**flow/config.mk**
```make
export PLATFORM = sky130hd
export DESIGN_NAME = alu
export DESIGN_NICKNAME = alu
export VERILOG_FILES = /design/flow/design.v
export SDC_FILE = /design/flow/constraint.sdc
export NUM_CORES = 4
export LEC_CHECK = 0
export CAP_MARGIN = 5
export CORE_MARGIN = 2
export CORE_UTILIZATION = 69
export CTS_CLUSTER_SIZE = 41
export SETUP_SLACK_MARGIN = -0.22
export SLEW_MARGIN = 40
```
**flow/constraint.sdc**
```tcl
create_clock -name core_clock -period 3.95 [get_ports {clk}]
set_input_delay 0.7900 -clock core_clock [delete_from_list [all_inputs] [get_ports {clk}]]
set_output_delay 0.7900 -clock core_clock [all_outputs]
set_load 0.01 [all_outputs]
```
**flow/design.v**
```verilog
module alu(
	output reg[16 - 1:0] 		data_out,
	output reg 						  		valid_out,
	output reg							  		cmd_out,
	input [16 - 1:0] 			data_in,
	input 							  			valid_in,
	input 							  			cmd_in,
	output reg 									 	amm_read,
	output reg[8 - 1:0] 		amm_address,
	input [8 - 1:0] 			amm_readdata,
	input 									 			amm_waitrequest,
	input[1:0] 							 			amm_response,
	input clk,
	input rst_n
	);
	localparam ST_READ_HEAD = 3'h0, ST_READ_PAYLOAD = 3'h1, ST_DECODE = 3'h2, ST_OP_CODE = 3'h3,
	           ST_ERROR = 3'h4, ST_SEND = 3'h5, ST_SEND2 = 3'h6;
	reg[7:0] date[63:0];
	reg      is_addr[63:0];
	reg[5:0] numar_val;
	reg[5:0] i;
	reg[3:0] operatie;
	reg[2:0] state;
	reg[11:0] rez;
	reg       err;
	wire[5:0] last = numar_val - 6'd1;
	wire[7:0] cur  = date[i];
	reg[11:0] rez_next;
	reg       op_err;
	always @(*) begin
		rez_next = rez;
		op_err   = 1'b0;
		case(operatie)
			4'd0: rez_next = rez + {4'h0, cur};
			4'd1: rez_next = (i == 6'd0) ? {4'h0, cur} : (rez & {4'h0, cur});
			4'd2: rez_next = rez | {4'h0, cur};
			4'd3: rez_next = rez ^ {4'h0, cur};
			4'd4: if(numar_val == 6'd1) rez_next = {4'h0, ~cur}; else op_err = 1'b1;
			4'd5: if(numar_val == 6'd1) rez_next = {4'h0, cur} + 12'd1; else op_err = 1'b1;
			4'd6: if(numar_val == 6'd1) rez_next = {4'h0, cur} - 12'd1; else op_err = 1'b1;
			4'd7: if(numar_val == 6'd1) rez_next = {4'h0, 8'd0 - cur}; else op_err = 1'b1;
			4'd8: if(numar_val == 6'd2) rez_next = {4'h0, date[0] >> date[1]}; else op_err = 1'b1;
			4'd9: if(numar_val == 6'd2) rez_next = {4'h0, date[0] << date[1]}; else op_err = 1'b1;
			default: op_err = 1'b1;
		endcase
	end
	always @(posedge clk) begin
		if(!rst_n) begin
			state     <= ST_READ_HEAD;
			valid_out <= 1'b0;
			cmd_out   <= 1'b0;
			data_out  <= 0;
			amm_read  <= 1'b0;
			amm_address <= 0;
			i         <= 0;
			numar_val <= 0;
			operatie  <= 0;
			rez       <= 0;
			err       <= 1'b0;
		end
		else begin
			case(state)
				ST_READ_HEAD: begin
					valid_out <= 1'b0;
					cmd_out   <= 1'b0;
					i         <= 0;
					err       <= 1'b0;
					if(valid_in && cmd_in) begin
						numar_val <= data_in[5:0];
						operatie  <= data_in[11:8];
						if(data_in[5:0] == 6'd0)
							state <= ST_ERROR;
						else
							state <= ST_READ_PAYLOAD;
					end
				end
				ST_READ_PAYLOAD: begin
					if(valid_in) begin
						date[i]    <= data_in[7:0];
						is_addr[i] <= data_in[8];
						i <= i + 6'd1;
						if(i == last) begin
							i     <= 0;
							state <= ST_DECODE;
						end
					end
				end
				ST_DECODE: begin  
					if(is_addr[i]) begin
						if(!amm_read) begin
							amm_read    <= 1'b1;
							amm_address <= cur;
						end
						else if(!amm_waitrequest) begin
							amm_read <= 1'b0;
							if(amm_response != 2'b00)
								state <= ST_ERROR;
							else begin
								date[i]    <= amm_readdata;
								is_addr[i] <= 1'b0;
								i <= i + 6'd1;
								if(i == last) begin
									i     <= 0;
									rez   <= 0;
									state <= ST_OP_CODE;
								end
							end
						end
					end
					else begin
						i <= i + 6'd1;
						if(i == last) begin
							i     <= 0;
							rez   <= 0;
							state <= ST_OP_CODE;
						end
					end
				end
				ST_OP_CODE: begin  
					rez <= rez_next;
					i   <= i + 6'd1;
					if(op_err)
						state <= ST_ERROR;
					else if(i == last)
						state <= ST_SEND;
				end
				ST_ERROR: begin
					rez   <= 12'hbad;
					err   <= 1'b1;
					state <= ST_SEND;
				end
				ST_SEND: begin
					data_out  <= {11'h0, err, operatie};
					valid_out <= 1'b1;
					cmd_out   <= 1'b1;
					state     <= ST_SEND2;
				end
				ST_SEND2: begin
					data_out <= {4'h0, rez};
					cmd_out  <= 1'b0;
					state    <= ST_READ_HEAD;
				end
				default: state <= ST_READ_HEAD;
			endcase
		end
	end
endmodule
```
**flow/run.sh**
```bash
#!/bin/bash
# the make line also repeats each setting of config.mk as NAME=value (left out here)
make -C /OpenROAD-flow-scripts/flow DESIGN_CONFIG=/design/flow/config.mk WORK_HOME=/design/flow/orfs CLKGATE_MAP_FILE= finish
```
==> results of run 1 <==
per-stage QoR:
step / util / power [uW] / cells / setup TNS, ns / worst slack (ns)
after floorplan: - / 7896 / 1712 / -0.4890 / -0.2168
after global placement: 0.7548 / 8135 / 2363 / -0.8481 / -0.2488
after detailed placement: 0.7583 / 8150 / 2363 / -1.162 / -0.3574
after CTS: 0.8085 / 13910 / 2475 / -1.218 / -0.2288
after global routing: 0.8134 / 14190 / 2486 / -61.07 / -0.3722
final: 0.8134 / 13940 / 2486 / -6.077 / -0.2335
final cells by class:
class,count,area [um2],share of cell area
Sequential cell,641,18610,0.5772
Clock inverter,37,345.3,0.01071
Timing Repair Buffer,246,2277,0.07062
Tap cell,525,656.9,0.02037
Multi-Input combinational cell,922,8581,0.2661
Clock buffer,74,1617,0.05014
Inverter,41,155.1,0.004812
metal layers:
metal | part of all wire | GRT usage | wire [um] | vias up
li1 | - | - | - | 7178
met5 | 0 | 0 | 0 | -
met4 | 0.047 | 0.1483 | 3652 | 0
met2 | 0.47 | 0.5973 | 36390 | 1377
met1 | 0.37 | 0.5478 | 28380 | 8643
met3 | 0.12 | 0.07223 | 9199 | 248
repair_timing:
| item | in CTS | in global routing |
|---|---|---|
| setup endpoints to repair | 4 | 9 |
| pin swaps | 1 | 4 |
| setup buffers | 1 | 13 |
| resized | 7 | 21 |
==> reports/qor.txt, run 1 <==
DP HPWL: 47290 um
cts bufs inserted: 60
CP bufs+invs: 3
Final Wtd Congestion: 0.9302
# Max-Cap Violations: 0
Main logic family: multiplexers
switch share: 0.2151
Cells after Synth: 1709
WP data required: 4.48 ns
Biggest consumer: registers
Die Size: 41770 um2
comb pwr: 636 uW
CP most frequent cell: a21oi_2
Filler cells: 1948
stages on the worst setup path: 18
Yosys top cell by area: edfxtp_1
clock sink total: 641
Worst-Margin Slew: 0.8370 ns
most frequent cell after synthesis: edfxtp_1
Syn. warnings: 1
RSZ-0062 raised after global routing: true
Hold Crit Depth: 2
Critical Path AT: 4.71 ns
HP Start: amm_address[3]
Reg clk slew, reported paths: 0.07 ns
r2r setup slk: -0.23 ns
Leak: 0.01037 uW
adder share: 0.01111
final setup vio count: 155
Slew Viols, Final: 0
Mapped Area: 27700 um2
Post-synth seq share: 0.6713
seq pwr: 7400 uW
CP Class: flip-flop to flip-flop
HP Class: flip-flop to flip-flop
Ports: 58
vias in the first global route: 17.13k
htree depth: 2
CP Cell Sequence: buf_4, buf_12, mux4_2, o22ai_4, nor4_1, a211oi_4, inv_2, ha_2, fa_2, a21o_1, a21oi_2, o21bai_1, a21oi_2, o21ai_2, xnor2_1, nor3_1, o21ai_0, and3_1
async set or reset register ratio after synthesis: 0
maximum VDD drop: 459.0 uV
CP top delay family: AND-OR/OR-AND gates
syn avg cell area: 16.21 um2
fin crit share: 1.059
Pint: 10940 uW
cell count in the Yosys report: 1709
DP Area: 30060 um2
post-route cell area: 32240 um2
CTS Hold Bufs: 0
pin count of the biggest net entering global routing: 65
Mux area share: 0.1494
Cell Type Count: 86
PnR worst setup slack: -0.2335 ns
CP Capture Type: flip-flop
first-pass GRT wire length: 114500 um
most used flip-flop cell: edfxtp_1
CTS max path bufs: 3
top cells, area: edfxtp_1, mux4_2, dfxtp_1, mux4_1, mux2i_1
FF-to-FF End: rez[8]
Post-Synth Simple-Gate Area: 0.06499
XORs/XNORs by Area: 0.008220
initial drt markers: 2601
All-Layer GR Usage: 0.3832
Commonest cells post-synth: edfxtp_1, nor2_1, mux4_2
Routed Antenna Nets: 0
slew margin rel.: 0.4399
Log Warnings: 46
DRC: 0
Final Hold Fails: 0
post-synth area from yosys stat: 27700 um2
Die H: 204.4 um
initial antenna violation count: 0
sequential share of power: 0.531
Endpoint, Worst Hold: amm_address[3]
Seq cells post-synth: 641
min cycle time layout: 4.184 ns
CTS tree: done
Root Buffer: clkbuf_16
floorplan core density: 0.6989
Die X: 204.4 um
CP max stage cell: mux4_2
CP max stage delay: 0.56 ns
Max-area cell share: 0.6244
CP Capture Point: rez[8]
Post-synth EDFFs: 576
Layout area overhead: 16.39%
Logic pwr share: 0.046
gr ovfl total: 0
area fraction in compound gates: 0.06608
vias: 17.45k
status: finished with violations
ANT cells: 0
CP startpoint kind: flip-flop
first drt pass iteration count: 6
buffers added on ports: 49
CP max FO: 12
CORE AREA: 39640 um2
clk ins delay skew pair: 0.64 ns
Worst Skew: 0.02434 ns
PD cells: 432.4 nW/um2
switching power: 2999 uW
WL final: 77620 um
fmax: 239.0 MHz
clock share of power: 0.423
Clock Power: 5900 uW
Rows: 73
wire per inst: 31.22 um
vias per inst: 7.018
SO Faults: setup timing
hold slack: 0.5038 ns
# nets final: 1967
reg2reg path depth: 18
==> run 2, diff against run 1 <==
ABC_AREA = 1   (was unset)
CAP_MARGIN = 20   (was 5)
CELL_PAD_IN_SITES_DETAIL_PLACEMENT = 1   (was unset)
CELL_PAD_IN_SITES_GLOBAL_PLACEMENT = 3   (was unset)
CORE_MARGIN = 5   (was 2)
CORE_UTILIZATION = 28   (was 69)
CTS_CLUSTER_DIAMETER = 175   (was unset)
CTS_CLUSTER_SIZE = unset   (was 41)
GPL_TIMING_DRIVEN = 1   (was unset)
HOLD_SLACK_MARGIN = 0.16   (was unset)
MAX_ROUTING_LAYER = met4   (was unset)
PLACE_DENSITY_LB_ADDON = 0.15   (was unset)
SETUP_SLACK_MARGIN = 0.62   (was -0.22)
SLEW_MARGIN = 30   (was 40)
clock period = 2.92 ns   (was 3.95 ns; I/O delays follow)
==> run 2 against run 1 <==
The layout still fails its checks (setup timing). Wire length grew 47%. Area after synthesis rose by 2.0%. Setup slack got worse by 0.56 ns. Count of clock-buffer cells in the layout increased by 21. Critical endpoint is now date[53][3]. Total power grew 69%. Combinational power went up to 5.2 times the previous value. Largest power group is now the clock network. Highest routed layer unchanged. Sequential power rose by 35%. Design area is 22% higher.
==> reports/qor.txt, run 2 <==
status: finished with violations
SO Faults: setup timing
Commonest cells post-synth: nand2_1, edfxtp_1, nand3_1
Pint: 17490 uW (+60%)
pin count of the biggest net entering global routing: 45 (-31%)
most used flip-flop cell: edfxtp_1
Die X: 327.7 um (+60%)
reg2reg path depth: 21 (+3)
HP Class: flip-flop to flip-flop
fmax: 269.1 MHz (+13%)
cell count in the Yosys report: 2718 (+59%)
Slew Viols, Final: 0 (unchanged)
Log Warnings: 45 (-2.2%)
slew margin rel.: 0.4868 (+0.04691)
post-route cell area: 39270 um2 (+22%)
Cell Type Count: 49 (-43%)
PnR worst setup slack: -0.7964 ns (-0.5628 ns)
RSZ-0062 raised after global routing: true
HP Start: state[0]
Main logic family: simple AND/OR/NAND/NOR gates
post-synth area from yosys stat: 28260 um2 (+2.0%)
Syn. warnings: 1 (unchanged)
Root Buffer: clkbuf_16
CORE AREA: 100100 um2 (+150%)
area fraction in compound gates: 0.05672 (-0.009360)
WL final: 113800 um (+47%)
first-pass GRT wire length: 161700 um (+41%)
Logic pwr share: 0.140 (+0.094)
async set or reset register ratio after synthesis: 0 (unchanged)
Hold Crit Depth: 1 (-1)
cts bufs inserted: 79 (+32%)
FF-to-FF End: date[53][3]
stages on the worst setup path: 21 (+3)
vias: 22.50k (+29%)
All-Layer GR Usage: 0.2074 (-0.1758)
CP Cell Sequence: inv_12, buf_12, buf_12, buf_12, buf_6, o21ai_2, o22ai_1, nand2_1, nand2_1, nand2_2, o21ai_2, buf_6, o211ai_1, nand2_2, nand2_2, inv_2, nand2_8, buf_8, mux2_4, buf_12, clkbuf_16
CP max stage delay: 0.48 ns (-0.08 ns)
# Max-Cap Violations: 0 (unchanged)
vias per inst: 4.958 (-29%)
CP Class: flip-flop to flip-flop
min cycle time layout: 3.716 ns (-0.4672 ns)
Layout area overhead: 38.94%
initial drt markers: 1473 (-43%)
clk ins delay skew pair: 0.66 ns (+0.02 ns)
switch share: 0.2560 (+0.04087)
Reg clk slew, reported paths: 0.06 ns (about the same)
Worst-Margin Slew: 0.7676 ns (-0.06943 ns)
Post-synth seq share: 0.6581 (-0.01323)
most frequent cell after synthesis: nand2_1
CP max FO: 8 (-4)
CP Capture Type: flip-flop
Mux area share: 0.003055 (-0.1464)
CP max stage cell: dfxtp_4
wire per inst: 25.08 um (-20%)
hold slack: 0.4661 ns (-0.03777 ns)
PD cells: 598.7 nW/um2 (+38%)
buffers added on ports: 49 (unchanged)
maximum VDD drop: 449.5 uV (-2.1%)
Leak: 0.01474 uW (+42%)
Final Wtd Congestion: 0.8576 (-7.8%)
Biggest consumer: the clock network
Mapped Area: 28260 um2 (+2.0%)
Endpoint, Worst Hold: cmd_out
htree depth: 3 (+1)
CP most frequent cell: buf_12
Worst Skew: 0.03959 ns (+0.01526 ns)
first drt pass iteration count: 5 (-1)
CP top delay family: buffers and inverters
CP bufs+invs: 10 (+7)
Routed Antenna Nets: 0 (unchanged)
Ports: 58 (unchanged)
vias in the first global route: 23.71k (+38%)
WP data required: 3.30 ns (-1.18 ns)
gr ovfl total: 0 (unchanged)
Final Hold Fails: 0 (unchanged)
clock sink total: 641 (unchanged)
Post-synth EDFFs: 576 (unchanged)
seq pwr: 10000 uW (+35%)
final setup vio count: 1188 (+670%)
initial antenna violation count: 4 (+4)
Filler cells: 10.79k (+450%)
CTS Hold Bufs: 0 (unchanged)
storage element area: 18610 um2 (about the same)
Cells after Synth: 2718 (+59%)
DP HPWL: 72390 um (+53%)
fin crit share: 1.273 (+0.2136)
floorplan core density: 0.2822 (-0.4167)
Rows: 116 (+59%)
adder share: 0.01089 (-0.0002189)
DP Area: 33440 um2 (+11%)
Yosys top cell by area: edfxtp_1
Logic cell area: 9607 um2 (+12%)
Setup TNS Final: -751.60 ns (-745.52 ns)
syn avg cell area: 10.40 um2 (-36%)
# nets final: 3232 (+64%)
CP startpoint kind: flip-flop
XORs/XNORs by Area: 0.004649 (-0.003571)
r2r setup slk: -0.80 ns (-0.56 ns)
Clock Power: 10200 uW (+73%)
CTS max path bufs: 3 (unchanged)
clock share of power: 0.433 (+0.010)
switching power: 6019 uW (+100%)
Critical Path AT: 4.10 ns (-0.61 ns)
Die H: 327.7 um (+60%)
sequential share of power: 0.427 (-0.104)
CP Capture Point: date[53][3]
comb pwr: 3290 uW (+420%)
Final Util: 0.3921 (-0.4213)
CTS tree: done
Seq cells post-synth: 641 (unchanged)
top cells, area: edfxtp_1, nand2_1, nand3_1, dfxtp_1, nor2_1
Post-Synth Simple-Gate Area: 0.2214 (+0.1564)
Max-area cell share: 0.6121 (-0.01230)
Die Size: 107400 um2 (+160%)
DRC: 0 (unchanged)
run 2: final cells by class:
class	count	area share
flip-flops and latches	641	0.4739
multi-input cells	1818	0.2447
repair buffers	521	0.1603
clock buffers	95	0.05350
well taps	1298	0.04136
clock inverters	47	0.01444
inverters	116	0.01176
diodes	1	0.00006373
run 2: metrics by stage:
stage / power [uW] / std cells / worst slack, ns
floorplan: 11610 / 2721 / -0.1652
global placement: 12810 / 4269 / -0.8657
detailed placement: 12820 / 4269 / -0.9610
CTS: 23560 / 4486 / -0.6520
global route: 24390 / 4536 / -0.9449
finish: 23510 / 4537 / -0.7964
run 2: what timing repair did:
| item | in CTS | in global routing |
|---|---|---|
| gates cloned | 24 | 23 |
| gates resized | 189 | 172 |
| pin swaps | 34 | 57 |
| endpoints found under the setup margin | 1189 | 1191 |
| setup buffers | 51 | 27 |
run 2: layer usage:
layer  GRT usage  share of wire  up-vias
met1      0.2756           0.46    11570
met4     0.04855          0.024        0
met3     0.02317          0.032      132
met2      0.3439           0.48      369
li1            -              -    10430
met5           -              0        -
==> run 3, diff against run 2 <==
GPL_ROUTABILITY_DRIVEN = 0   (was unset)
PLACE_DENSITY_LB_ADDON = 0.09   (was 0.15)
TNS_END_PERCENT = 80   (was unset)
==> run 3 against run 2 <==
Global-route usage fell by 0.94 points. Total power down 3.7%. Clock power hardly changed. Register-to-register slack improved by 0.13 ns. Sequential power barely moved. Design area is 6.5% lower. First-iteration DRC count fell by 12%. Via count decreased by 4.1%. Combinational power fell by 18%. The layout still fails its checks (setup timing). Clock skew is 0.013 ns lower. Die size did not move. Synthesized cell count unchanged.
==> reports/qor.txt, run 3 <==
initial antenna violation count: 3 (-1)
clock sink total: 641 (unchanged)
Syn. warnings: 1 (unchanged)
RSZ-0062 raised after global routing: true
CP max stage delay: 0.39 ns (-0.09 ns)
Hold Crit Depth: 1 (unchanged)
CP max stage cell: mux2_4
final setup vio count: 1184 (-0.34%)
Post-synth seq share: 0.6581 (unchanged)
switch share: 0.2526 (-0.003389)
sequential share of power: 0.443 (+0.016)
Post-Synth Simple-Gate Area: 0.2214 (unchanged)
r2r setup slk: -0.66 ns (+0.13 ns)
Mapped Area: 28260 um2 (unchanged)
maximum VDD drop: 408.8 uV (-9.1%)
met2 wire length: 49450 um (-10%)
status: finished with violations
Cells after Synth: 2718 (unchanged)
Routed Antenna Nets: 0 (unchanged)
Leak: 0.01365 uW (-7.4%)
clock share of power: 0.437 (+0.004)
fmax: 279.1 MHz (+3.7%)
comb pwr: 2710 uW (-18%)
CORE AREA: 100100 um2 (unchanged)
Worst-Margin Slew: 0.7739 ns (+0.006304 ns)
Rows: 116 (unchanged)
gr ovfl total: 0 (unchanged)
FF-to-FF End: date[22][3]
XORs/XNORs by Area: 0.004649 (unchanged)
All-Layer GR Usage: 0.1981 (-0.009381)
WP data required: 3.25 ns (-0.05 ns)
first drt pass iteration count: 5 (unchanged)
HP Class: flip-flop to flip-flop
CP top delay family: buffers and inverters
stages on the worst setup path: 19 (-9.5%)
top cells, area: edfxtp_1, nand2_1, nand3_1, dfxtp_1, nor2_1
Yosys top cell by area: edfxtp_1
Critical Path AT: 3.92 ns (-0.18 ns)
Mux area share: 0.003055 (unchanged)
# nets final: 3119 (-3.5%)
Reg clk slew, reported paths: 0.06 ns (about the same)
slew margin rel.: 0.4826 (-0.004215)
DRC: 0 (unchanged)
reg2reg path depth: 19 (-9.5%)
Worst Skew: 0.02616 ns (-0.01343 ns)
Log Warnings: 45 (unchanged)
Logic pwr share: 0.120 (-0.020)
Die Size: 107400 um2 (unchanged)
DP Area: 33340 um2 (-0.31%)
Layout area overhead: 29.90%
most frequent cell after synthesis: nand2_1
Ports: 58 (unchanged)
Setup TNS Final: -657.93 ns (+93.67 ns)
CP bufs+invs: 8 (-2)
syn avg cell area: 10.40 um2 (unchanged)
pin count of the biggest net entering global routing: 45 (unchanged)
htree depth: 3 (unchanged)
PD cells: 616.6 nW/um2 (+3.0%)
CP max FO: 42 (+34)
vias per inst: 4.878 (-1.6%)
Final Hold Fails: 0 (unchanged)
CTS tree: done
fin crit share: 1.227 (-0.04564)
floorplan core density: 0.2822 (unchanged)
first-pass GRT wire length: 154900 um (-4.2%)
storage element area: 18610 um2 (about the same)
buffers added on ports: 49 (unchanged)
Slew Viols, Final: 0 (unchanged)
Die X: 327.7 um (unchanged)
SO Faults: setup timing
CTS max path bufs: 3 (unchanged)
initial drt markers: 1296 (-12%)
Post-synth EDFFs: 576 (unchanged)
ANT cells: 0 (-1)
Biggest consumer: registers
CP Capture Point: date[22][3]
switching power: 5718 uW (-5.0%)
clk ins delay skew pair: 0.65 ns (about the same)
Setup WS pre-CTS: -1.033 ns (-0.07200 ns)
seq pwr: 10000 uW (about the same)
HP Start: state[0]
Seq cells post-synth: 641 (unchanged)
routed wl met3: 2741 um (-25%)
vias in the first global route: 23.01k (-2.9%)
min cycle time layout: 3.583 ns (-0.1333 ns)
DP HPWL: 72890 um (+0.69%)
CTS Hold Bufs: 0 (unchanged)
WL final: 105300 um (-7.4%)
top routing layer in use: met4
M1 WL: 51390 um (-1.9%)
Main logic family: simple AND/OR/NAND/NOR gates
Pint: 16920 uW (-3.3%)
adder share: 0.01089 (unchanged)
vias: 21.58k (-4.1%)
async set or reset register ratio after synthesis: 0 (unchanged)
wire per inst: 23.80 um (-5.1%)
post-synth area from yosys stat: 28260 um2 (unchanged)
Commonest cells post-synth: nand2_1, edfxtp_1, nand3_1
Clock Power: 9890 uW (about the same)
CP startpoint kind: flip-flop
Max-area cell share: 0.6121 (unchanged)
post-route cell area: 36710 um2 (-6.5%)
Root Buffer: clkbuf_16
Cell Type Count: 49 (unchanged)
PnR worst setup slack: -0.6631 ns (+0.1333 ns)
most used flip-flop cell: edfxtp_1
Logic cell area: 8895 um2 (-7.4%)
cell count in the Yosys report: 2718 (unchanged)
Filler cells: 11.01k (+2.0%)
Endpoint, Worst Hold: cmd_out
cts bufs inserted: 78 (-1.3%)
CP Capture Type: flip-flop
# Max-Cap Violations: 0 (unchanged)
CP Cell Sequence: buf_12, inv_16, buf_16, buf_4, buf_4, o21ai_0, o22ai_1, nand2_1, nand2_1, nand2_1, o211ai_1, o211ai_1, nand2_2, nand2_2, inv_2, nand2_4, buf_12, mux2_4, buf_12
CP Class: flip-flop to flip-flop
Die H: 327.7 um (unchanged)
area fraction in compound gates: 0.05672 (unchanged)
==> run 3: stage by stage <==
step	instances	utilization	power, uW	hold slack, ns
2_1_floorplan	2721	-	11610	0.4212
3_3_place_gp	4255	0.3329	12780	0.4455
3_5_place_dp	4255	0.3329	12790	0.4457
4_1_cts	4418	0.3639	22940	0.4557
5_1_grt	4424	0.3666	23570	0.4867
6_report	4424	0.3666	22630	0.4529
==> run 3: metal layers <==
layer	GRT usage	vias up
met4	0.03858	0
met5	-	-
met3	0.02245	115
li1	-	10200
met1	0.2762	11020
met2	0.3166	248
==> run 3: cell type report <==
class                   count  share of cell area
multi-input cells        1817              0.2423
repair buffers            409              0.1234
well taps                1298             0.04424
inverters                 116             0.01261
clock buffers              92             0.05603
clock inverters            50             0.01425
flip-flops and latches    641              0.5069
repair inverters            1           0.0002386
==> run 3: what timing repair did <==
item | in CTS | in global routing
hold endpoints to repair | 0 | 0
gates cloned | 6 | 6
pin swaps | 9 | 3
endpoints found under the setup margin | 1188 | 1190
resized | 78 | 47
buffers inserted | 15 | 0
==> run 4, diff against run 3 <==
ABC_AREA = unset   (was 1)
CELL_PAD_IN_SITES_DETAIL_PLACEMENT = unset   (was 1)
CELL_PAD_IN_SITES_GLOBAL_PLACEMENT = unset   (was 3)
CORE_MARGIN = 2   (was 5)
CORE_UTILIZATION = 66   (was 28)
CTS_CLUSTER_DIAMETER = unset   (was 175)
CTS_CLUSTER_SIZE = 34   (was unset)
GPL_ROUTABILITY_DRIVEN = unset   (was 0)
GPL_TIMING_DRIVEN = unset   (was 1)
HOLD_SLACK_MARGIN = unset   (was 0.16)
MAX_ROUTING_LAYER = unset   (was met4)
PLACE_DENSITY_LB_ADDON = unset   (was 0.09)
SETUP_SLACK_MARGIN = 0.81   (was 0.62)
SLEW_MARGIN = 20   (was 30)
TNS_END_PERCENT = unset   (was 80)
clock period = 2.74 ns   (was 2.92 ns; I/O delays follow)
==> run 4 against run 3 <==
Still fails the layout checks on setup timing. First-iteration DRC count is 120% higher. Flip-flop count unchanged. Critical path type unchanged. Sequential share of layout area is 3.3 points higher. Highest routed layer is now met5. Wire length decreased by 16%. Total power down 10%. Combinational power decreased by 61%. Cell count down 40%. Area after synthesis down 2.0%. Critical endpoint is now rez[11]. Utilization up 46 points. Sequential power up 7%. Clock power decreased by 13%.
==> reports/qor.txt, run 4 <==
PnR worst setup slack: -1.326 ns (-0.6626 ns)
most used flip-flop cell: edfxtp_1
Commonest cells post-synth: edfxtp_1, nor2_1, mux4_2
area fraction in compound gates: 0.06608 (+0.009360)
post-synth area from yosys stat: 27700 um2 (-2.0%)
CP Cell Sequence: buf_8, buf_12, mux4_2, o22ai_1, a22o_1, a2111oi_4, buf_4, nor2_4, ha_1, buf_4, a21oi_2, o21bai_1, a21oi_2, o21ai_2, a21oi_2, o211ai_1, nand3b_1, a21boi_1
Mux area share: 0.1494 (+0.1464)
Endpoint, Worst Hold: rez[11]
first drt pass iteration count: 9 (+4)
Worst Skew: 0.06996 ns (+0.04379 ns)
Critical Path AT: 4.55 ns (+0.63 ns)
final non-filler cell total: 2660 (-40%)
M3 GR Usage: 0.1001 (+0.07764)
Leak: 0.01142 uW (-16%)
min cycle time layout: 4.066 ns (+0.4826 ns)
Log Warnings: 48 (+6.7%)
Mapped Area: 27700 um2 (-2.0%)
vias: 18.77k (-13%)
comb pwr: 1070 uW (-61%)
Reg clk slew, reported paths: 0.07 ns (about the same)
CTS tree: done
XORs/XNORs by Area: 0.008220 (+0.003571)
seq pwr: 10700 uW (+7%)
WP data required: 3.22 ns (-0.03 ns)
# nets final: 2126 (-32%)
syn avg cell area: 16.21 um2 (+56%)
CP max stage delay: 0.61 ns (+0.22 ns)
CP startpoint kind: flip-flop
CP most frequent cell: a21oi_2
Cell Type Count: 86 (+76%)
initial drt markers: 2871 (+120%)
FF-to-FF End: rez[11]
CP bufs+invs: 4 (-4)
Max-area cell share: 0.6244 (+0.01230)
clock sink total: 641 (unchanged)
first-pass GRT wire length: 121900 um (-21%)
PD cells: 589.9 nW/um2 (-4.3%)
Cells after Synth: 1709 (-37%)
Die H: 208.9 um (-36%)
fmax: 246.0 MHz (-12%)
Slew Viols, Final: 0 (unchanged)
initial antenna violation count: 2 (-1)
All-Layer GR Usage: 0.3890 (+0.1909)
most frequent cell after synthesis: edfxtp_1
stages on the worst setup path: 18 (-1)
Ports: 58 (unchanged)
fin crit share: 1.484 (+0.2567)
met1 Track Usage GR: 0.5342 (+0.2581)
Rows: 75 (-35%)
status: finished with violations
cts bufs inserted: 60 (-23%)
Setup WS pre-CTS: -1.523 ns (-0.4899 ns)
clock share of power: 0.423 (-0.014)
CP Capture Type: flip-flop
final setup vio count: 1188 (+0.34%)
HP Class: flip-flop to flip-flop
CP max FO: 12 (-71%)
wire per inst: 33.13 um (+39%)
Biggest consumer: registers
WL final: 88140 um (-16%)
htree depth: 2 (-1)
gr ovfl total: 0 (unchanged)
top cells, area: edfxtp_1, mux4_2, dfxtp_1, mux4_1, mux2i_1
gr busiest metal: met2
pin count of the biggest net entering global routing: 65 (+44%)
RSZ-0062 raised after global routing: true
maximum VDD drop: 1081 uV (+160%)
DP HPWL: 51470 um (-29%)
cell count in the Yosys report: 1709 (-37%)
CORE AREA: 41670 um2 (-58%)
# Max-Cap Violations: 0 (unchanged)
Logic pwr share: 0.053 (-0.067)
Post-synth seq share: 0.6713 (+0.01323)
Layout area overhead: 24.47%
HP Start: rez[11]
Die Size: 43630 um2 (-59%)
vias in the first global route: 18.09k (-21%)
Final Wtd Congestion: 0.9479
async set or reset register ratio after synthesis: 0 (unchanged)
floorplan core density: 0.6649 (+0.3827)
Worst-Margin Slew: 1.188 ns (+0.4136 ns)
Die X: 208.9 um (-36%)
Seq cells post-synth: 641 (unchanged)
Final Hold Fails: 0 (unchanged)
Post-synth EDFFs: 576 (unchanged)
GR Layer Usage met2: 0.6007 (+0.2841)
CTS max path bufs: 3 (unchanged)
CP top delay family: AND-OR/OR-AND gates
reg2reg path depth: 18 (-1)
Clock Power: 8610 uW (-13%)
switching power: 4418 uW (-23%)
Routed Antenna Nets: 0 (unchanged)
r2r setup slk: -1.33 ns (-0.66 ns)
Setup TNS Final: -1086.76 ns (-428.83 ns)
Yosys top cell by area: edfxtp_1
Post-Synth Simple-Gate Area: 0.06499 (-0.1564)
PnR Total Power: 20340 uW (-10%)
adder share: 0.01111 (+0.0002189)
CTS Hold Bufs: 0 (unchanged)
clk ins delay skew pair: 0.67 ns (+0.02 ns)
Syn. warnings: 1 (unchanged)
Hold Crit Depth: 2 (+1)
CP Capture Point: rez[11]
Pint: 15920 uW (-5.9%)
sequential share of power: 0.524 (+0.081)
DRC: 0 (unchanged)
SO Faults: setup timing
vias per inst: 7.057 (+45%)
switch share: 0.2172 (-0.03543)
slew margin rel.: 0.2059 (-0.2767)
CP Class: flip-flop to flip-flop
Root Buffer: clkbuf_16
buffers added on ports: 49 (unchanged)
Main logic family: multiplexers
Final Util: 0.8276 (+0.4610)
placed cell count: 2494 (-41%)
CP max stage cell: mux4_2
run 4: cell type report:
| type | instances | area [um2] |
|---|---|---|
| Sequential cell | 641 | 18610 |
| Clock buffer | 77 | 1649 |
| Inverter | 41 | 153.9 |
| Multi-Input combinational cell | 929 | 9101 |
| Antenna cell | 1 | 2.502 |
| Tap cell | 539 | 674.4 |
| Fill cell | 1960 | 7184 |
| Clock inverter | 34 | 340.3 |
| Timing Repair Buffer | 398 | 3949 |
run 4: what timing repair did:
item,4_1_cts,5_1_grt
gates resized,85,145
setup buffers,17,27
pin swaps,12,35
setup endpoints to repair,1213,1213
gates cloned,1,9
run 4: metrics by stage:
stage,hold slack (ns),instance area [um2]
after floorplan,0.4449,27820
after global placement,0.4713,31150
after detailed placement,0.4805,31150
after CTS,0.4871,33580
after global routing,0.5031,34480
final,0.4920,34480
run 4: layer usage:
metal / wire (um) / part of all wire
met1: 30410 / 0.35
met2: 40710 / 0.46
met3: 11490 / 0.13
met4: 5523 / 0.063
met5: 11 / 0.00012
==> run 5, diff against run 4 <==
CAP_MARGIN = 0   (was 20)
CORE_MARGIN = 9   (was 2)
CORE_UTILIZATION = 72   (was 66)
CTS_CLUSTER_DIAMETER = 363   (was unset)
CTS_CLUSTER_SIZE = unset   (was 34)
GPL_TIMING_DRIVEN = 1   (was unset)
MAX_ROUTING_LAYER = met4   (was unset)
PLACE_DENSITY = 0.64   (was unset)
SETUP_SLACK_MARGIN = -0.32   (was 0.81)
SLEW_MARGIN = 25   (was 20)
clock period = 4.17 ns   (was 2.74 ns; I/O delays follow)
==> run 5 against run 4 <==
The layout still fails its checks (setup timing). Worst hold slack improved by 0.0029 ns. Global-route usage fell by 1.8 points. Sequential share of layout area rose by 3.9 points. Design area fell by 6.7%. Count of clock-buffer cells in the layout fell by 9. Total power fell by 32%. First-iteration DRC count rose by 32%. Non-clock buffer count fell by 172. Clock power fell by 29%. Largest power group unchanged.
==> reports/qor.txt, run 5 <==
seq pwr: 7010 uW (-34%)
XORs/XNORs by Area: 0.008220 (unchanged)
PD cells: 427.2 nW/um2 (-28%)
switching power: 3022 uW (-32%)
initial drt markers: 3800 (+32%)
adder share: 0.01111 (unchanged)
HP Start: rez[11]
Endpoint, Worst Hold: rez[11]
switch share: 0.2200 (+0.002775)
Die X: 214.2 um (+2.5%)
fin crit share: 1.131 (-0.3525)
Seq cells post-synth: 641 (unchanged)
Filler cells: 1498 (-24%)
Cells after Synth: 1709 (unchanged)
cts bufs inserted: 59 (-1.7%)
DRC: 0 (unchanged)
DP HPWL: 48100 um (-6.5%)
CP max FO: 8 (-4)
most frequent cell after synthesis: edfxtp_1
Routed Antenna Nets: 0 (unchanged)
Worst Skew: 0.07269 ns (+0.002736 ns)
fmax: 212.0 MHz (-14%)
CP top delay family: AND-OR/OR-AND gates
gr ovfl total: 0 (unchanged)
Root Buffer: clkbuf_16
status: finished with violations
# Max-Cap Violations: 0 (unchanged)
first-pass GRT wire length: 123100 um (+0.99%)
CTS tree: done
CTS max path bufs: 3 (unchanged)
Post-synth EDFFs: 576 (unchanged)
Max-area cell share: 0.6244 (unchanged)
first drt pass iteration count: 9 (unchanged)
Mapped Area: 27700 um2 (unchanged)
CP max stage delay: 0.63 ns (+0.02 ns)
PnR worst setup slack: -0.5477 ns (+0.7780 ns)
Leak: 0.01038 uW (-9.1%)
stages on the worst setup path: 18 (unchanged)
initial antenna violation count: 2 (unchanged)
Final Wtd Congestion: 0.9665 (+2.0%)
Die Size: 45860 um2 (+5.1%)
cell count in the Yosys report: 1709 (unchanged)
CP bufs+invs: 6 (+2)
storage element area: 18610 um2 (about the same)
most used flip-flop cell: edfxtp_1
WL final: 89310 um (+1.3%)
Cell Type Count: 86 (unchanged)
buffers added on ports: 49 (unchanged)
min cycle time layout: 4.718 ns (+0.6520 ns)
# nets final: 1946 (-8.5%)
Layout area overhead: 16.11%
WP data required: 4.67 ns (+1.45 ns)
CP Capture Point: rez[4]
placed cell count: 2335 (-6.4%)
vias: 18.87k (+0.52%)
Commonest cells post-synth: edfxtp_1, nor2_1, mux4_2
Pint: 10720 uW (-33%)
sequential share of power: 0.510 (-0.014)
vias in the first global route: 17.99k (-0.57%)
PnR Total Power: 13740 uW (-32%)
CP Class: flip-flop to flip-flop
Syn. warnings: 1 (unchanged)
r2r setup slk: -0.55 ns (+0.78 ns)
clk ins delay skew pair: 0.66 ns (about the same)
Worst-Margin Slew: 1.214 ns (+0.02645 ns)
wire per inst: 36.38 um (+9.8%)
Critical Path AT: 5.22 ns (+0.67 ns)
Log Warnings: 45 (-6.3%)
CP most frequent cell: buf_4
Reg clk slew, reported paths: 0.07 ns (about the same)
met2 wire length: 40770 um (+0.16%)
final setup vio count: 1097 (-7.7%)
async set or reset register ratio after synthesis: 0 (unchanged)
CP Cell Sequence: buf_4, buf_12, buf_4, buf_6, mux4_2, o22ai_1, o21ai_0, nand4_1, o41ai_4, inv_1, ha_1, buf_4, o21ai_0, a211oi_1, a21oi_1, o221ai_1, a21oi_1, a221oi_1
CP startpoint kind: flip-flop
top cells, area: edfxtp_1, mux4_2, dfxtp_1, mux4_1, mux2i_1
top routing layer in use: met4
CTS Hold Bufs: 0 (unchanged)
htree depth: 2 (unchanged)
All-Layer GR Usage: 0.3710 (-0.01794)
vias per inst: 7.686 (+8.9%)
Logic pwr share: 0.045 (-0.008)
clock sink total: 641 (unchanged)
Logic cell area: 8462 um2 (-7.0%)
CP max stage cell: nand4_1
final non-filler cell total: 2455 (-7.7%)
floorplan core density: 0.7338 (+0.06886)
CORE AREA: 37760 um2 (-9.4%)
reg2reg path depth: 18 (unchanged)
M1 WL: 28720 um (-5.6%)
Rows: 71 (-5.3%)
Die H: 214.2 um (+2.5%)
syn avg cell area: 16.21 um2 (unchanged)
Hold Crit Depth: 2 (unchanged)
RSZ-0062 raised after global routing: true
post-synth area from yosys stat: 27700 um2 (unchanged)
Post-Synth Simple-Gate Area: 0.06499 (unchanged)
Final Hold Fails: 0 (unchanged)
FF-to-FF End: rez[4]
comb pwr: 613 uW (-43%)
Slew Viols, Final: 0 (unchanged)
SO Faults: setup timing
clock share of power: 0.445 (+0.022)
Setup WS pre-CTS: -0.3610 ns (+1.162 ns)
Main logic family: multiplexers
maximum VDD drop: 469.3 uV (-57%)
Post-synth seq share: 0.6713 (unchanged)
Setup TNS Final: -201.92 ns (+884.84 ns)
routed wl met3: 13500 um (+18%)
area fraction in compound gates: 0.06608 (unchanged)
Ports: 58 (unchanged)
HP Class: flip-flop to flip-flop
slew margin rel.: 0.1877 (-0.01823)
Yosys top cell by area: edfxtp_1
CP Capture Type: flip-flop
pin count of the biggest net entering global routing: 65 (unchanged)
Biggest consumer: registers
Clock Power: 6120 uW (-29%)
Mux area share: 0.1494 (unchanged)
run 5: layer usage:
layer,global-route usage,vias to the layer above
li1,-,7127
met1,0.4751,9045
met2,0.5616,2179
met3,0.08745,517
met4,0.1758,0
met5,-,-
run 5: timing repair:
action	4_1_cts	5_1_grt
endpoints found under the setup margin	232	325
pin swaps	0	0
resized	1	35
buffers inserted	3	3
run 5: final cells by class:
cell class                      instances  share of cell area
Timing Repair Buffer                  226             0.06686
Clock inverter                         43             0.01743
Inverter                               41            0.004784
Clock buffer                           68             0.04924
Tap cell                              511             0.01988
Sequential cell                       641              0.5785
Multi-Input combinational cell        922              0.2631
Antenna cell                            3           0.0002334
run 5: through the flow:
step                      instance area, um2  hold slack, ns    util
after floorplan                        27720          0.4449       -
after global placement                 29800          0.4678  0.7894
after detailed placement               29810          0.4694  0.7895
after CTS                              31990          0.4818  0.8473
after global routing                   32160          0.5030  0.8519
final                                  32170          0.4949  0.8520
==> run 6, diff against run 5 <==
CAP_MARGIN = 10   (was 0)
CORE_MARGIN = 2   (was 9)
CTS_CLUSTER_DIAMETER = 306   (was 363)
PLACE_DENSITY = unset   (was 0.64)
SETUP_SLACK_MARGIN = -0.25   (was -0.32)
SLEW_MARGIN = 40   (was 25)
TNS_END_PERCENT = 5   (was unset)
clock period = 3.58 ns   (was 4.17 ns; I/O delays follow)
==> run 6 against run 5 <==
The layout still fails its checks (setup timing). Register-to-register slack got worse by 0.31 ns. Fmax rose by 6.2%. Total power up 14%. Clock power up 9.6%. Critical path depth did not move. Setup slack got worse by 0.31 ns. Worst hold slack got worse by 0.0049 ns. Wire length up 13%. Non-clock buffer count is 62 higher. First-iteration DRC count rose by 5.1%. Area after synthesis unchanged. Critical path type unchanged. Highest routed layer unchanged.
==> reports/qor.txt, run 6 <==
CTS Hold Bufs: 0 (unchanged)
# Max-Cap Violations: 0 (unchanged)
floorplan core density: 0.7338 (unchanged)
vias per inst: 7.929 (+3.2%)
# nets final: 2008 (+3.2%)
seq pwr: 8160 uW (+16%)
htree depth: 2 (unchanged)
DP HPWL: 50650 um (+5.3%)
Final Wtd Congestion: 0.9571 (-0.97%)
switching power: 3682 uW (+22%)
slew margin rel.: 0.2112 (+0.02350)
gr ovfl total: 0 (unchanged)
RSZ-0062 raised after global routing: true
Max-area cell share: 0.6244 (unchanged)
most frequent cell after synthesis: edfxtp_1
Logic pwr share: 0.053 (+0.008)
All-Layer GR Usage: 0.5004 (+0.1293)
Filler cells: 1396 (-6.8%)
Commonest cells post-synth: edfxtp_1, nor2_1, mux4_2
Root Buffer: clkbuf_16
top cells, area: edfxtp_1, mux4_2, dfxtp_1, mux4_1, mux2i_1
FF-to-FF End: rez[8]
most used flip-flop cell: edfxtp_1
M1 WL: 29940 um (+4.3%)
storage element area: 18610 um2 (about the same)
vias: 20.02k (+6.1%)
Rows: 71 (unchanged)
CP max stage delay: 0.54 ns (-0.09 ns)
CP Cell Sequence: buf_12, buf_12, mux4_2, a22oi_2, nand4_1, a211oi_4, inv_2, ha_4, fa_2, a21o_1, a21oi_2, o21bai_1, a21oi_2, o21ai_2, xnor2_1, nor3_1, o21ai_1, and3_1
Biggest consumer: registers
CTS max path bufs: 3 (unchanged)
clock share of power: 0.427 (-0.018)
initial drt markers: 3994 (+5.1%)
Routed Antenna Nets: 0 (unchanged)
Worst Skew: 0.05842 ns (-0.01428 ns)
Logic cell area: 9134 um2 (+7.9%)
CTS tree: done
first-pass GRT wire length: 137100 um (+11%)
CP Class: flip-flop to flip-flop
maximum VDD drop: 656.1 uV (+40%)
routed wl met3: 17380 um (+29%)
Post-synth seq share: 0.6713 (unchanged)
CP bufs+invs: 3 (-3)
Setup TNS Final: -515.94 ns (-314.02 ns)
Post-synth EDFFs: 576 (unchanged)
Cell Type Count: 86 (unchanged)
Final Hold Fails: 0 (unchanged)
CORE AREA: 37760 um2 (unchanged)
switch share: 0.2344 (+0.01445)
Critical Path AT: 4.99 ns (-0.23 ns)
Log Warnings: 50 (+11%)
PD cells: 471.1 nW/um2 (+10%)
met2 wire length: 43680 um (+7.1%)
XORs/XNORs by Area: 0.008220 (unchanged)
fin crit share: 1.241 (+0.1093)
Die H: 200.2 um (-6.5%)
r2r setup slk: -0.86 ns (-0.31 ns)
SO Faults: setup timing
reg2reg path depth: 18 (unchanged)
initial antenna violation count: 11 (+9)
post-synth area from yosys stat: 27700 um2 (unchanged)
Pint: 12020 uW (+12%)
Post-Synth Simple-Gate Area: 0.06499 (unchanged)
top routing layer in use: met4
CP top delay family: AND-OR/OR-AND gates
HP Class: flip-flop to flip-flop
HP Start: rez[11]
cts bufs inserted: 59 (unchanged)
Final Util: 0.8830 (+0.03105)
stages on the worst setup path: 18 (unchanged)
Endpoint, Worst Hold: rez[11]
DRC: 0 (unchanged)
area fraction in compound gates: 0.06608 (unchanged)
clock sink total: 641 (unchanged)
first drt pass iteration count: 9 (unchanged)
WL final: 101100 um (+13%)
CP Capture Type: flip-flop
async set or reset register ratio after synthesis: 0 (unchanged)
clk ins delay skew pair: 0.70 ns (+0.04 ns)
Worst-Margin Slew: 1.182 ns (-0.03204 ns)
Die X: 200.2 um (-6.5%)
wire per inst: 40.03 um (+10%)
comb pwr: 833 uW (+36%)
fmax: 225.1 MHz (+6.2%)
buffers added on ports: 49 (unchanged)
CP max stage cell: dfxtp_4
sequential share of power: 0.520 (+0.010)
CP Capture Point: rez[8]
Syn. warnings: 1 (unchanged)
PnR Total Power: 15710 uW (+14%)
syn avg cell area: 16.21 um2 (unchanged)
Hold Crit Depth: 2 (unchanged)
Clock Power: 6710 uW (+9.6%)
pin count of the biggest net entering global routing: 65 (unchanged)
Cells after Synth: 1709 (unchanged)
Yosys top cell by area: edfxtp_1
Mapped Area: 27700 um2 (unchanged)
Main logic family: multiplexers
PnR worst setup slack: -0.8615 ns (-0.3138 ns)
Ports: 58 (unchanged)
vias in the first global route: 19.10k (+6.2%)
Layout area overhead: 20.35%
adder share: 0.01111 (unchanged)
WP data required: 4.13 ns (-0.54 ns)
Seq cells post-synth: 641 (unchanged)
status: finished with violations
Mux area share: 0.1494 (unchanged)
CP max FO: 6 (-2)
cell count in the Yosys report: 1709 (unchanged)
final setup vio count: 1185 (+8.0%)
CP startpoint kind: flip-flop
Reg clk slew, reported paths: 0.07 ns (about the same)
Leak: 0.01080 uW (+4.0%)
Slew Viols, Final: 0 (unchanged)
min cycle time layout: 4.442 ns (-0.2762 ns)
Die Size: 40060 um2 (-13%)
[run 6: cell type report]
class / instances / area share
tap: 511 / 0.01918
multi-input combinational: 922 / 0.2740
timing repair buffer: 288 / 0.08500
clock buffer: 71 / 0.04657
inverter: 41 / 0.004616
sequential: 641 / 0.5582
antenna: 10 / 0.0007506
clock inverter: 41 / 0.01167
[run 6: stage by stage]
step                      instances  setup slack [ns]  hold slack [ns]  instance area [um2]
after global placement         2377           -0.6357           0.4659                30210
after detailed placement       2377           -0.6421           0.4903                30340
after global routing           2525            -1.004           0.5123                33340
after floorplan                1712           -0.5431           0.4449                27770
after CTS                      2508           -0.3684           0.4912                32820
final                          2525           -0.8615           0.4900                33340
[run 6: what timing repair did]
action                                  4_1_cts  5_1_grt
gates cloned                                  3        1
setup buffers                                28       13
pin swaps                                    12       22
gates resized                                82      104
endpoints found under the setup margin     1161     1066
[run 6: metal layers]
layer  up-vias  GRT usage
met3       772     0.1813
met4         0     0.3260
met1      9485     0.6042
met5         -          -
met2      2498     0.7179
li1       7266          -
==> run 7, diff against run 6 <==
CAP_MARGIN = 20   (was 10)
CTS_CLUSTER_DIAMETER = 29   (was 306)
CTS_CLUSTER_SIZE = 37   (was unset)
GPL_TIMING_DRIVEN = unset   (was 1)
MAX_ROUTING_LAYER = unset   (was met4)
SETUP_SLACK_MARGIN = 1.0   (was -0.25)
TNS_END_PERCENT = unset   (was 5)
clock period = 4.01 ns   (was 3.58 ns; I/O delays follow)
==> run 7 against run 6 <==
The flow now stops in clock tree synthesis. Die size stayed put. Synthesized cell count stayed put. Area after synthesis stayed put.
==> reports/qor.txt, run 7 <==
Final Wtd Congestion: 0.9348 (-2.3%)
Syn. warnings: 1 (unchanged)
Max-area cell share: 0.6244 (unchanged)
area fraction in compound gates: 0.06608 (unchanged)
CORE AREA: 37760 um2 (unchanged)
floorplan core density: 0.7338 (unchanged)
async set or reset register ratio after synthesis: 0 (unchanged)
post-synth area from yosys stat: 27700 um2 (unchanged)
Mapped Area: 27700 um2 (unchanged)
Post-synth EDFFs: 576 (unchanged)
Commonest cells post-synth: edfxtp_1, nor2_1, mux4_2
most used flip-flop cell: edfxtp_1
status: aborted with a tool error
adder share: 0.01111 (unchanged)
Post-synth seq share: 0.6713 (unchanged)
Die H: 200.2 um (unchanged)
Yosys top cell by area: edfxtp_1
Cells after Synth: 1709 (unchanged)
DP HPWL: 48700 um (-3.9%)
DP Area: 29780 um2 (-1.9%)
top cells, area: edfxtp_1, mux4_2, dfxtp_1, mux4_1, mux2i_1
most frequent cell after synthesis: edfxtp_1
placed cell count: 2321 (-2.4%)
Rows: 71 (unchanged)
Cell Type Count: 86 (unchanged)
Halt Reason: [ERROR DPL-0033] detailed placement checks failed during check placement.
cell count in the Yosys report: 1709 (unchanged)
Post-Synth Simple-Gate Area: 0.06499 (unchanged)
XORs/XNORs by Area: 0.008220 (unchanged)
buffers added on ports: 49 (unchanged)
Failed at: clock tree synthesis
Mux area share: 0.1494 (unchanged)
Seq cells post-synth: 641 (unchanged)
syn avg cell area: 16.21 um2 (unchanged)
Die X: 200.2 um (unchanged)
Ports: 58 (unchanged)
Main logic family: multiplexers
Die Size: 40060 um2 (unchanged)
run 7: per-stage QoR:
step / hold WS (ns) / setup slack (ns)
floorplan: 0.4449 / -0.1127
global placement: 0.4677 / -0.1034
detailed placement: 0.4828 / -0.2647
==> run 8, diff against run 7 <==
CAP_MARGIN = 5   (was 20)
CTS_CLUSTER_DIAMETER = 25   (was 29)
SLEW_MARGIN = 20   (was 40)
==> run 8 against run 7 <==
Die size did not move. The flow stops in global routing. Area after synthesis did not move. Synthesized cell count did not move.
==> reports/qor.txt, run 8 <==
DP HPWL: 48200 um (-1.0%)
htree depth: 4
XORs/XNORs by Area: 0.008220 (unchanged)
Max-area cell share: 0.6244 (unchanged)
Main logic family: multiplexers
area fraction in compound gates: 0.06608 (unchanged)
async set or reset register ratio after synthesis: 0 (unchanged)
Mapped Area: 27700 um2 (unchanged)
CTS max path bufs: 3
floorplan core density: 0.7338 (unchanged)
Setup WS pre-CTS: -0.1287 ns (+0.1360 ns)
Final Wtd Congestion: 0.9348 (unchanged)
Die X: 200.2 um (unchanged)
Post-Synth Simple-Gate Area: 0.06499 (unchanged)
most used flip-flop cell: edfxtp_1
Root Buffer: clkbuf_16
Cell Type Count: 86 (unchanged)
Die H: 200.2 um (unchanged)
adder share: 0.01111 (unchanged)
clock sink total: 641
Commonest cells post-synth: edfxtp_1, nor2_1, mux4_2
post-synth area from yosys stat: 27700 um2 (unchanged)
Yosys top cell by area: edfxtp_1
buffers added on ports: 49 (unchanged)
Cells after Synth: 1709 (unchanged)
gr ovfl total: 5
status: aborted with a tool error
Rows: 71 (unchanged)
Post-synth seq share: 0.6713 (unchanged)
DP Area: 29630 um2 (-0.50%)
Syn. warnings: 1 (unchanged)
cell count in the Yosys report: 1709 (unchanged)
Ports: 58 (unchanged)
Seq cells post-synth: 641 (unchanged)
most frequent cell after synthesis: edfxtp_1
Halt Reason: [ERROR GRT-0116] Global routing finished with congestion. Check the congestion regions in the DRC Viewer.
cts bufs inserted: 131
CTS Hold Bufs: 0
syn avg cell area: 16.21 um2 (unchanged)
All-Layer GR Usage: 0.7175
Mux area share: 0.1494 (unchanged)
Failed at: global routing
Die Size: 40060 um2 (unchanged)
top cells, area: edfxtp_1, mux4_2, dfxtp_1, mux4_1, mux2i_1
Post-synth EDFFs: 576 (unchanged)
CORE AREA: 37760 um2 (unchanged)
[run 8: what timing repair did]
item	CTS
gates resized	211
endpoints found under the setup margin	1188
pin swaps	34
gates cloned	6
setup buffers	31
[run 8: layer usage]
layer,overflow,track usage
met2,2,0.8651
met5,0,0.3095
met3,0,0.5670
met1,0,0.7552
met4,3,0.6549
[run 8: through the flow]
step | std cells | util | power [uW]
floorplan | 1712 | - | 7783
detailed placement | 2321 | 0.7849 | 8006
CTS | 2599 | 0.9331 | 19010
global placement | 2321 | 0.7848 | 7987
==> run 9, diff against run 8 <==
CAP_MARGIN = 20   (was 5)
CTS_CLUSTER_DIAMETER = 306   (was 25)
CTS_CLUSTER_SIZE = unset   (was 37)
GPL_TIMING_DRIVEN = 1   (was unset)
MAX_ROUTING_LAYER = met4   (was unset)
SETUP_SLACK_MARGIN = -0.15   (was 1.0)
SLEW_MARGIN = 25   (was 20)
clock period = 3.76 ns   (was 4.01 ns; I/O delays follow)
==> run 9 against run 8 <==
The layout now fails its checks (setup timing). Area after synthesis did not move. Die size did not move. Synthesized cell count did not move.
==> reports/qor.txt, run 9 <==
Pint: 11270 uW
# nets final: 2029
top cells, area: edfxtp_1, mux4_2, dfxtp_1, mux4_1, mux2i_1
floorplan core density: 0.7338 (unchanged)
storage element area: 18610 um2
CP max FO: 6
switch share: 0.2378
DRC: 0
PnR worst setup slack: -0.9037 ns
most used flip-flop cell: edfxtp_1
WP data required: 4.28 ns
Hold Crit Depth: 2
CP bufs+invs: 4
Leak: 0.01078 uW
Die X: 200.2 um (unchanged)
Slew Viols, Final: 0
gr ovfl total: 0
syn avg cell area: 16.21 um2 (unchanged)
CTS tree: done
area fraction in compound gates: 0.06608 (unchanged)
buffers added on ports: 49 (unchanged)
initial drt markers: 4376
cell count in the Yosys report: 1709 (unchanged)
vias in the first global route: 18.82k
Setup WS pre-CTS: -0.4521 ns (-0.3234 ns)
Main logic family: multiplexers
CORE AREA: 37760 um2 (unchanged)
Root Buffer: clkbuf_16
adder share: 0.01111 (unchanged)
Ports: 58 (unchanged)
Cell Type Count: 86 (unchanged)
cts bufs inserted: 59 (-55%)
seq pwr: 7770 uW
Cells after Synth: 1709 (unchanged)
comb pwr: 825 uW
maximum VDD drop: 862.8 uV
r2r setup slk: -0.90 ns
Routed Antenna Nets: 0
stages on the worst setup path: 19
reg2reg path depth: 19
Filler cells: 1338
post-route cell area: 33300 um2
Syn. warnings: 1 (unchanged)
Final Hold Fails: 0
final setup vio count: 1129
XORs/XNORs by Area: 0.008220 (unchanged)
SO Faults: setup timing
Post-synth seq share: 0.6713 (unchanged)
initial antenna violation count: 10
pin count of the biggest net entering global routing: 65
Post-Synth Simple-Gate Area: 0.06499 (unchanged)
clk ins delay skew pair: 0.68 ns
Yosys top cell by area: edfxtp_1
Post-synth EDFFs: 576 (unchanged)
status: finished with violations
PD cells: 443.9 nW/um2
Mapped Area: 27700 um2 (unchanged)
post-synth area from yosys stat: 27700 um2 (unchanged)
DP Area: 30240 um2 (+2.1%)
Reg clk slew, reported paths: 0.07 ns
HP Class: flip-flop to flip-flop
Logic pwr share: 0.056
slew margin rel.: 0.07977
FF-to-FF End: rez[8]
RSZ-0062 raised after global routing: true
CP top delay family: AND-OR/OR-AND gates
most frequent cell after synthesis: edfxtp_1
WL final: 103600 um
CTS max path bufs: 3 (unchanged)
Endpoint, Worst Hold: amm_address[3]
Worst-Margin Slew: 1.380 ns
HP Start: amm_address[3]
CP max stage delay: 1.07 ns
fmax: 214.4 MHz
Mux area share: 0.1494 (unchanged)
Biggest consumer: registers
switching power: 3515 uW
first-pass GRT wire length: 134300 um
Logic cell area: 8981 um2
wire per inst: 40.72 um
CP max stage cell: a221oi_1
Final Wtd Congestion: 0.9875 (+5.6%)
Layout area overhead: 20.22%
Clock Power: 6180 uW
vias: 20.34k
fin crit share: 1.240
async set or reset register ratio after synthesis: 0 (unchanged)
htree depth: 2 (-2)
Rows: 71 (unchanged)
Commonest cells post-synth: edfxtp_1, nor2_1, mux4_2
CP Capture Type: flip-flop
All-Layer GR Usage: 0.4852
CP Class: flip-flop to flip-flop
hold slack: 0.4987 ns
DP HPWL: 48850 um (+1.3%)
CP startpoint kind: flip-flop
# Max-Cap Violations: 0
Die H: 200.2 um (unchanged)
clock share of power: 0.418
Log Warnings: 48
min cycle time layout: 4.664 ns
Worst Skew: 0.06146 ns
Seq cells post-synth: 641 (unchanged)
CP Capture Point: rez[8]
Die Size: 40060 um2 (unchanged)
Critical Path AT: 5.19 ns
first drt pass iteration count: 21
sequential share of power: 0.526
CP Cell Sequence: buf_12, buf_12, buf_4, nand2b_1, buf_4, o22ai_1, a221oi_1, o2111a_2, nor2_4, ha_1, a21o_1, a21oi_2, o21bai_1, a21oi_2, o21ai_2, xnor2_1, nor3_1, o21ai_1, and3_1
clock sink total: 641 (unchanged)
vias per inst: 7.991
Max-area cell share: 0.6244 (unchanged)
==> run 9: repair_timing <==
| item | in CTS | in global routing |
|---|---|---|
| hold buffers | 0 | 0 |
| gates cloned | 1 | 7 |
| gates resized | 93 | 104 |
| pin swaps | 20 | 24 |
| setup buffers | 24 | 12 |
| endpoints found under the setup margin | 988 | 1007 |
==> run 9: final cells by class <==
cell class / instances / share of cell area
multi-input cells: 922 / 0.2697
flip-flops and latches: 641 / 0.5588
clock buffers: 75 / 0.04741
inverters: 41 / 0.004621
clock inverters: 31 / 0.007702
well taps: 511 / 0.01920
diodes: 15 / 0.001127
repair buffers: 309 / 0.09148
==> run 9: per-layer routing <==
| layer | track usage | wire length [um] |
|---|---|---|
| met1 | 0.6032 | 29770 |
| met2 | 0.7215 | 44470 |
| met3 | 0.1500 | 18610 |
| met4 | 0.2657 | 10790 |
| met5 | - | 0 |
==> run 9: stage by stage <==
| stage | cells | utilization | setup TNS, ns | total power (uW) |
|---|---|---|---|---|
| floorplan | 1712 | - | -1.153 | 8298 |
| detailed placement | 2385 | 0.8010 | -193.48 | 8573 |
| global route | 2542 | 0.8819 | -305.67 | 14890 |
| global placement | 2385 | 0.8008 | -120.90 | 8552 |
| finish | 2545 | 0.8821 | -273.31 | 14780 |
| CTS | 2515 | 0.8647 | -59.86 | 14400 |
==> run 10, diff against run 9 <==
CORE_UTILIZATION = 70   (was 72)
CTS_CLUSTER_DIAMETER = unset   (was 306)
CTS_CLUSTER_SIZE = 42   (was unset)
GPL_TIMING_DRIVEN = unset   (was 1)
MAX_ROUTING_LAYER = unset   (was met4)
SETUP_SLACK_MARGIN = 0.54   (was -0.15)
SLEW_MARGIN = 20   (was 25)
clock period = 2.07 ns   (was 3.76 ns; I/O delays follow)
==> run 10 against run 9 <==
The run now fails in global routing. Synthesized cell count unchanged. Area after synthesis unchanged. Die size increased by 2.8%.
==> reports/qor.txt, run 10 <==
status: aborted with a tool error
Seq cells post-synth: 641 (unchanged)
Final Wtd Congestion: 0.9545 (-3.3%)
Halt Reason: [ERROR GRT-0232] Routing congestion too high. Check the congestion heatmap in the GUI.
DP HPWL: 55970 um (+15%)
Syn. warnings: 1 (unchanged)
floorplan core density: 0.7135 (-0.02026)
Failed at: global routing
CTS Hold Bufs: 0 (unchanged)
Cell Type Count: 86 (unchanged)
area fraction in compound gates: 0.06608 (unchanged)
most used flip-flop cell: edfxtp_1
XORs/XNORs by Area: 0.008220 (unchanged)
htree depth: 2 (unchanged)
Mapped Area: 27700 um2 (unchanged)
Main logic family: multiplexers
Die Size: 41180 um2 (+2.8%)
post-synth area from yosys stat: 27700 um2 (unchanged)
CORE AREA: 38830 um2 (+2.8%)
Die X: 202.9 um (+1.4%)
Post-synth seq share: 0.6713 (unchanged)
Cells after Synth: 1709 (unchanged)
Max-area cell share: 0.6244 (unchanged)
All-Layer GR Usage: 0.7235
Die H: 202.9 um (+1.4%)
Ports: 58 (unchanged)
Yosys top cell by area: edfxtp_1
Rows: 72 (+1.4%)
cts bufs inserted: 59 (unchanged)
async set or reset register ratio after synthesis: 0 (unchanged)
cell count in the Yosys report: 1709 (unchanged)
gr ovfl total: 3
buffers added on ports: 49 (unchanged)
Post-Synth Simple-Gate Area: 0.06499 (unchanged)
clock sink total: 641 (unchanged)
placed cell count: 2511 (+5.3%)
Post-synth EDFFs: 576 (unchanged)
most frequent cell after synthesis: edfxtp_1
CTS max path bufs: 3 (unchanged)
syn avg cell area: 16.21 um2 (unchanged)
Mux area share: 0.1494 (unchanged)
Root Buffer: clkbuf_16
Commonest cells post-synth: edfxtp_1, nor2_1, mux4_2
top cells, area: edfxtp_1, mux4_2, dfxtp_1, mux4_1, mux2i_1
adder share: 0.01111 (unchanged)
-- run 10: through the flow --
step | setup WS [ns] | instance area (um2)
2_1_floorplan | -2.053 | 27820
3_3_place_gp | -1.919 | 31330
3_5_place_dp | -1.920 | 31330
4_1_cts | -1.895 | 34680
-- run 10: repair_timing --
item,CTS
pin swaps,41
endpoints found under the setup margin,1213
endpoints found under the hold margin,0
cloned,13
setup buffers,49
resized,211
-- run 10: per-layer routing --
layer / overflow / track usage
met3: 0 / 0.6043
met1: 0 / 0.7265
met5: 1 / 0.3357
met4: 1 / 0.6635
met2: 1 / 0.8792
==> run 11, diff against run 10 <==
CELL_PAD_IN_SITES_DETAIL_PLACEMENT = 2   (was unset)
CORE_MARGIN = 9   (was 2)
CORE_UTILIZATION = 28   (was 70)
CTS_CLUSTER_DIAMETER = 306   (was unset)
CTS_CLUSTER_SIZE = unset   (was 42)
GPL_TIMING_DRIVEN = 0   (was unset)
MAX_ROUTING_LAYER = met4   (was unset)
PLACE_DENSITY = 0.77   (was unset)
SETUP_SLACK_MARGIN = 0.62   (was 0.54)
SLEW_MARGIN = 30   (was 20)
clock period = 4.99 ns   (was 2.07 ns; I/O delays follow)
==> run 11 against run 10 <==
Now fails the layout checks on setup timing. Area after synthesis unchanged. Die size rose to 2.7 times the previous value. Synthesized cell count unchanged.
==> reports/qor.txt, run 11 <==
Layout area overhead: 29.24%
first drt pass iteration count: 8
switching power: 3433 uW
floorplan core density: 0.2844 (-0.4291)
Post-Synth Simple-Gate Area: 0.06499 (unchanged)
post-synth area from yosys stat: 27700 um2 (unchanged)
area fraction in compound gates: 0.06608 (unchanged)
slew margin rel.: 0.1177
Mapped Area: 27700 um2 (unchanged)
Cell Type Count: 86 (unchanged)
syn avg cell area: 16.21 um2 (unchanged)
Final Wtd Congestion: 0.9683 (+1.4%)
Logic pwr share: 0.071
Max-area cell share: 0.6244 (unchanged)
cell count in the Yosys report: 1709 (unchanged)
All-Layer GR Usage: 0.2615
final setup vio count: 79
switch share: 0.2805
PnR worst setup slack: -0.9659 ns
r2r setup slk: -0.97 ns
Endpoint, Worst Hold: amm_address[4]
# nets final: 2047
vias in the first global route: 21.73k
DP HPWL: 77840 um (+39%)
initial antenna violation count: 30
Root Buffer: clkbuf_16
gr ovfl total: 0
Biggest consumer: registers
Leak: 0.01114 uW
comb pwr: 874 uW
pin count of the biggest net entering global routing: 46
most frequent cell after synthesis: edfxtp_1
vias per inst: 6.977
Pint: 8804 uW
Syn. warnings: 1 (unchanged)
initial drt markers: 4900
stages on the worst setup path: 22
XORs/XNORs by Area: 0.008220 (unchanged)
Routed Antenna Nets: 0
CP Capture Type: flip-flop
Post-synth EDFFs: 576 (unchanged)
Yosys top cell by area: edfxtp_1
RSZ-0062 raised after global routing: true
CTS max path bufs: 3 (unchanged)
Slew Viols, Final: 0
Worst Skew: 0.05810 ns
top cells, area: edfxtp_1, mux4_2, dfxtp_1, mux4_1, mux2i_1
sequential share of power: 0.479
WP data required: 5.52 ns
Seq cells post-synth: 641 (unchanged)
clock share of power: 0.450
Post-synth seq share: 0.6713 (unchanged)
CP Cell Sequence: buf_6, buf_12, buf_16, buf_16, buf_4, mux2i_1, nand3_1, a41oi_2, a2111oi_4, buf_4, nor2_4, inv_2, ha_1, a21oi_2, o21bai_1, a21oi_2, buf_4, xnor2_2, o21ai_1, nand2_1, o211ai_1, a31oi_1
Main logic family: multiplexers
Setup TNS Final: -11.30 ns
Final Hold Fails: 0
hold slack: 0.5473 ns
buffers added on ports: 48 (-2.0%)
Cells after Synth: 1709 (unchanged)
fmax: 167.9 MHz
SO Faults: setup timing
CORE AREA: 97420 um2 (+150%)
WL final: 174400 um
CP max stage cell: a41oi_2
Mux area share: 0.1494 (unchanged)
PD cells: 341.8 nW/um2
vias: 23.50k
reg2reg path depth: 22
DRC: 0
CP bufs+invs: 8
cts bufs inserted: 68 (+15%)
Die H: 332.5 um (+64%)
seq pwr: 5860 uW
FF-to-FF End: rez[5]
CP startpoint kind: flip-flop
Log Warnings: 46
Ports: 58 (unchanged)
most used flip-flop cell: edfxtp_1
Critical Path AT: 6.49 ns
clk ins delay skew pair: 0.72 ns
# Max-Cap Violations: 0
CP max stage delay: 0.81 ns
adder share: 0.01111 (unchanged)
Clock Power: 5500 uW
CTS tree: done
CP most frequent cell: buf_4
CP top delay family: AND-OR/OR-AND gates
Hold Crit Depth: 2
async set or reset register ratio after synthesis: 0 (unchanged)
CTS Hold Bufs: 0 (unchanged)
Rows: 114 (+58%)
CP max FO: 10
first-pass GRT wire length: 196000 um
CP Class: flip-flop to flip-flop
clock sink total: 641 (unchanged)
Worst-Margin Slew: 1.319 ns
min cycle time layout: 5.956 ns
htree depth: 3 (+1)
CP Capture Point: rez[5]
HP Class: flip-flop to flip-flop
maximum VDD drop: 270.4 uV
Commonest cells post-synth: edfxtp_1, nor2_1, mux4_2
Die Size: 110600 um2 (+170%)
status: finished with violations
Reg clk slew, reported paths: 0.11 ns
Die X: 332.5 um (+64%)
wire per inst: 51.79 um
HP Start: amm_address[4]
fin crit share: 1.194
-- run 11: stage by stage --
| step | worst slack (ns) | util | cell area, um2 | std cells | total power (uW) |
|---|---|---|---|---|---|
| 2_1_floorplan | 0.6368 | - | 27720 | 1712 | 6249 |
| 3_3_place_gp | -0.9731 | 0.3059 | 29800 | 3036 | 6414 |
| 3_5_place_dp | -1.515 | 0.3075 | 29960 | 3040 | 6475 |
| 4_1_cts | 0.3597 | 0.3510 | 34190 | 3238 | 11520 |
| 5_1_grt | -0.7472 | 0.3674 | 35800 | 3365 | 12220 |
| 6_report | -0.9659 | 0.3675 | 35800 | 3368 | 12240 |
-- run 11: per-layer routing --
metal	share of wire	track usage
met4	0.13	0.2005
met5	0	-
met1	0.30	0.2770
met2	0.40	0.3833
met3	0.17	0.1137
-- run 11: final cells by class --
cell class / instances / area, um2
diodes: 51 / 127.6
plain buffers: 108 / 1079
clock buffers: 89 / 1832
clock inverters: 30 / 247.7
fillers: 9518 / 61620
inverters: 41 / 161.4
multi-input cells: 946 / 10220
flip-flops and latches: 641 / 18600
well taps: 1276 / 1597
repair buffers: 186 / 1939
-- run 11: repair_timing --
item | CTS | global route
pin swaps | 35 | 66
hold endpoints to repair | 0 | 0
setup endpoints to repair | 1165 | 1179
setup buffers | 71 | 61
cloned | 8 | 17
gates resized | 317 | 135
No activity file was given, so power comes from the tool's default toggle rates.
